==> v17 <==
## mul_op
module mul_op #(parameter INPUTS = 2,
		parameter OUTPUTS = 1,
		parameter DATA_IN_SIZE = 32,
		parameter DATA_OUT_SIZE = 32)
		(
		input clk,
		input rst,
		input [INPUTS * (DATA_IN_SIZE)- 1 : 0]data_in_bus,
		input [INPUTS - 1 : 0]valid_in_bus,
		output [INPUTS - 1 : 0] ready_in_bus,
		output [OUTPUTS * (DATA_OUT_SIZE) - 1 : 0]data_out_bus,
		output [OUTPUTS - 1 : 0]valid_out_bus,
		input 	[OUTPUTS - 1 : 0] ready_out_bus
);
Settings: LEC_CHECK=0, ABC_AREA=0, CAP_MARGIN=0, CELL_PAD_IN_SITES_DETAIL_PLACEMENT=2, CORE_ASPECT_RATIO=0.7, CORE_MARGIN=7, CORE_UTILIZATION=42, GPL_TIMING_DRIVEN=1, PLACE_DENSITY=0.7, SETUP_SLACK_MARGIN=0.59, SLEW_MARGIN=10, TNS_END_PERCENT=90; clock period 5.25 ns.
run.sh (not shown) runs the stock make flow with config.mk's settings and CLKGATE_MAP_FILE=.
==> v8 (differences from v17) <==
ABC_AREA = unset   (was 0)
CAP_MARGIN = 40   (was 0)
CELL_PAD_IN_SITES_DETAIL_PLACEMENT = unset   (was 2)
CORE_ASPECT_RATIO = unset   (was 0.7)
CORE_MARGIN = 2   (was 7)
CORE_UTILIZATION = 40   (was 42)
GPL_TIMING_DRIVEN = unset   (was 1)
PLACE_DENSITY = unset   (was 0.7)
SETUP_SLACK_MARGIN = unset   (was 0.59)
SLEW_MARGIN = 20   (was 10)
TNS_END_PERCENT = 50   (was 90)
==> flow/constraint.sdc (replaced) <==
create_clock -name core_clock -period 8.0 [get_ports {clk}]
set_input_delay 1.6000 -clock core_clock [delete_from_list [all_inputs] [get_ports {clk}]]
set_output_delay 1.6000 -clock core_clock [all_outputs]
set_load 0.01 [all_outputs]
==> v5 (differences from v17) <==
ABC_AREA = unset   (was 0)
CAP_MARGIN = 25   (was 0)
CELL_PAD_IN_SITES_DETAIL_PLACEMENT = unset   (was 2)
CORE_ASPECT_RATIO = unset   (was 0.7)
CORE_MARGIN = 6   (was 7)
CORE_UTILIZATION = 66   (was 42)
GPL_TIMING_DRIVEN = unset   (was 1)
HOLD_SLACK_MARGIN = 0.25   (was unset)
MIN_ROUTING_LAYER = met1   (was unset)
PLACE_DENSITY = unset   (was 0.7)
SETUP_SLACK_MARGIN = unset   (was 0.59)
SLEW_MARGIN = 20   (was 10)
TNS_END_PERCENT = 50   (was 90)
==> flow/constraint.sdc (replaced) <==
create_clock -name core_clock -period 8.0 [get_ports {clk}]
set_input_delay 1.6000 -clock core_clock [delete_from_list [all_inputs] [get_ports {clk}]]
set_output_delay 1.6000 -clock core_clock [all_outputs]
set_load 0.01 [all_outputs]
==> v21 (differences from v17) <==
CAP_MARGIN = 20   (was 0)
CELL_PAD_IN_SITES_DETAIL_PLACEMENT = unset   (was 2)
CORE_ASPECT_RATIO = unset   (was 0.7)
CORE_MARGIN = 2   (was 7)
CORE_UTILIZATION = 72   (was 42)
CTS_CLUSTER_DIAMETER = 227   (was unset)
CTS_CLUSTER_SIZE = 100   (was unset)
GPL_TIMING_DRIVEN = unset   (was 1)
PLACE_DENSITY = unset   (was 0.7)
SETUP_SLACK_MARGIN = -0.35   (was 0.59)
SLEW_MARGIN = 20   (was 10)
TNS_END_PERCENT = unset   (was 90)
==> flow/constraint.sdc (replaced) <==
create_clock -name core_clock -period 3.52 [get_ports {clk}]
set_input_delay 0.7040 -clock core_clock [delete_from_list [all_inputs] [get_ports {clk}]]
set_output_delay 0.7040 -clock core_clock [all_outputs]
set_load 0.01 [all_outputs]
==> comparison <==
v8 completed without violations. v17 ran to the end with violations: negative setup slack. v21 produced a layout that fails on negative setup slack. v5 produced a clean layout. Die area: v21 is smaller than v8 (44%). Sequential share of layout area, lowest first: v17, v21, v8, v5. Synthesized cell count is the same in v8 and v21. The lowest final area belongs to v5, the highest to v17. The lowest hold slack belongs to v5, the highest to v21. Of v8 and v5, v5 has the higher utilization (gap 28 points). Final cell count: v5 < v21 < v8 < v17. In sequential cell count, v8 and v17 do not differ. Count of clock-buffer cells in the layout is the same in v21 and v5.
